// ALU_microprocessor
module ALU_microprocessor (
  input      [ 5:0]   alu_ctrl  ,
  input      [31:0]   in_1      ,
  input      [31:0]   in_2      ,
  input               alu_clk   ,
  output reg [31:0]   alu_rslt  ,
  output     [ 4:0]   alu_checks             
);
==> flow/config.mk <==
export PLATFORM = sky130hd
export DESIGN_NAME = ALU_microprocessor
export DESIGN_NICKNAME = ALU_microprocessor
export VERILOG_FILES = /design/flow/design.v
export SDC_FILE = /design/flow/constraint.sdc
export NUM_CORES = 4
export LEC_CHECK = 0
export CAP_MARGIN = 20
export CORE_MARGIN = 2
export CORE_UTILIZATION = 57
export SETUP_SLACK_MARGIN = 1.49
export SLEW_MARGIN = 20
==> flow/constraint.sdc <==
create_clock -name core_clock -period 5.66 [get_ports {alu_clk}]
set_input_delay 1.1320 -clock core_clock [delete_from_list [all_inputs] [get_ports {alu_clk}]]
set_output_delay 1.1320 -clock core_clock [all_outputs]
set_load 0.01 [all_outputs]
run.sh (not shown) runs the stock make flow with config.mk's settings and CLKGATE_MAP_FILE=.
Edit:
CORE_MARGIN = 3   (was 2)
CORE_UTILIZATION = 40   (was 57)
GPL_ROUTABILITY_DRIVEN = 0   (was not set)
HOLD_SLACK_MARGIN = 0.22   (was not set)
SETUP_SLACK_MARGIN = not set   (was 1.49)
TNS_END_PERCENT = 80   (was not set)
clock period = 7.0 ns   (was 5.66 ns; I/O delays follow)
Result: Combinational power is lower by 29%. Synthesized cell count stays the same. Final cell count is lower by 1.7%. Total power shrinks by 28%. Critical path depth came out higher by 1. Worst setup slack got worse by 88 ps.
Edit:
CORE_MARGIN = 2   (was 3)
GPL_ROUTABILITY_DRIVEN = not set   (was 0)
HOLD_SLACK_MARGIN = not set   (was 0.22)
TNS_END_PERCENT = not set   (was 80)
clock period = 5.65 ns   (was 7.0 ns; I/O delays follow)
The changed run finished clean; final cell count went up by roughly a tenth; setup slack degrades by 310 ps; routed wire length increases by about a fifth.
Edit:
ABC_AREA = 1   (was not set)
CORE_UTILIZATION = 72   (was 40)
CTS_CLUSTER_DIAMETER = 371   (was not set)
CTS_CLUSTER_SIZE = 99   (was not set)
SETUP_SLACK_MARGIN = 0.25   (was not set)
TNS_END_PERCENT = 5   (was not set)
clock period = 4.43 ns   (was 5.65 ns; I/O delays follow)
With this change the flow aborted during clock tree synthesis (4_1_cts).
Synthesized cell count is higher by about 60%.
Synthesized area grows by about 22%.
Die area went down by 31%.
Edit:
ABC_AREA = not set   (was 1)
CORE_UTILIZATION = 59   (was 72)
CTS_CLUSTER_DIAMETER = 27   (was 371)
CTS_CLUSTER_SIZE = 40   (was 99)
SETUP_SLACK_MARGIN = 1.15   (was 0.25)
TNS_END_PERCENT = not set   (was 5)
clock period = 6.03 ns   (was 4.43 ns; I/O delays follow)
=> This time the run went through all stages and came out clean; die size hardly moves; synthesized area goes down by 18%; synthesized cell count goes down by 37%.
Edit:
CORE_UTILIZATION = 66   (was 59)
CTS_CLUSTER_DIAMETER = not set   (was 27)
CTS_CLUSTER_SIZE = 57   (was 40)
SETUP_SLACK_MARGIN = not set   (was 1.15)
clock period = 4.6 ns   (was 6.03 ns; I/O delays follow)
Outcome: The changed run failed in global routing (5_1_grt). Die area fell by about 10%. Synthesized cell count does not change. Synthesized area is unchanged.

========
ALU_microprocessor again, from the RTL that the note above started with.
## ALU_microprocessor
module ALU_microprocessor (
  input      [ 5:0]   alu_ctrl  ,
  input      [31:0]   in_1      ,
  input      [31:0]   in_2      ,
  input               alu_clk   ,
  output reg [31:0]   alu_rslt  ,
  output     [ 4:0]   alu_checks             
);
clock: 7.0 ns
lec_check: 0
cap_margin: 20
core_margin: 2
core_utilization: 55
cts_cluster_diameter: 306
cts_cluster_size: 100
gpl_routability_driven: 0
hold_slack_margin: 0.24
place_density: 0.4
setup_slack_margin: -0.7
slew_margin: 20
tns_end_percent: 5
The first run completed with no timing, DRC or antenna violations.
Then changed:
- CAP_MARGIN: 20 -> 15
- CELL_PAD_IN_SITES_DETAIL_PLACEMENT: unset -> 1
- CORE_UTILIZATION: 55 -> 40
- CTS_CLUSTER_DIAMETER: 306 -> 55
- CTS_CLUSTER_SIZE: 100 -> 59
- GPL_TIMING_DRIVEN: unset -> 0
- HOLD_SLACK_MARGIN: 0.24 -> -0.08
- MAX_ROUTING_LAYER: unset -> met4
- PLACE_DENSITY: 0.4 -> unset
- SETUP_SLACK_MARGIN: -0.7 -> unset
- TNS_END_PERCENT: 5 -> unset
Now the flow ran to the end with violations: setup timing.
Power came out higher by 2.0%.
Via count came out higher by about 4.6%.
Fmax came out lower by about 5%.
Worst hold slack is worse by 160 ps.
Global-route usage came out lower by 7.4 points.
Final cell count came out higher by about 5.7%.
Wire length came out higher by about 15%.
Area after synthesis does not change.
Critical path depth came out higher by 1.
Die size came out higher by 37%.
Worst setup slack is worse by 370 ps.
Then changed:
- CAP_MARGIN: 15 -> 20
- CELL_PAD_IN_SITES_DETAIL_PLACEMENT: 1 -> unset
- CORE_ASPECT_RATIO: unset -> 1.8
- CORE_UTILIZATION: 40 -> 55
- CTS_CLUSTER_DIAMETER: 55 -> 306
- CTS_CLUSTER_SIZE: 59 -> 100
- GPL_TIMING_DRIVEN: 0 -> unset
- MAX_ROUTING_LAYER: met4 -> unset
- PLACE_DENSITY: unset -> 0.4
- SETUP_SLACK_MARGIN: unset -> -0.7
- TNS_END_PERCENT: unset -> 5
What happened: The changed run aborted during 5_1_grt; synthesized area does not change; synthesized cell count does not change; die size drops by 27%.
Then changed:
- CORE_ASPECT_RATIO: 1.8 -> unset
- CORE_UTILIZATION: 55 -> 40
- CTS_CLUSTER_DIAMETER: 306 -> unset
- CTS_CLUSTER_SIZE: 100 -> unset
- GPL_ROUTABILITY_DRIVEN: 0 -> unset
- HOLD_SLACK_MARGIN: -0.08 -> unset
- PLACE_DENSITY: 0.4 -> unset
- SETUP_SLACK_MARGIN: -0.7 -> unset
- TNS_END_PERCENT: 5 -> unset
- clock period: 7.0 -> 6.87 ns (I/O delays scaled with it)
Effect: The changed run produced a clean layout. Area after synthesis does not change. Die size rises by well over a third. Synthesized cell count does not change.
Then changed:
- ABC_AREA: unset -> 1
- CORE_ASPECT_RATIO: unset -> 0.5
- CORE_UTILIZATION: 40 -> 72
- CTS_CLUSTER_DIAMETER: unset -> 371
- CTS_CLUSTER_SIZE: unset -> 99
- SETUP_SLACK_MARGIN: unset -> 1.17
- TNS_END_PERCENT: unset -> 5
- clock period: 6.87 -> 4.43 ns (I/O delays scaled with it)
With this change the flow aborted during 4_1_cts. Synthesized area increases by 22%. Die size drops by 31%. Synthesized cell count climbs by 59%.
Power and IR drop assume default switching activity.
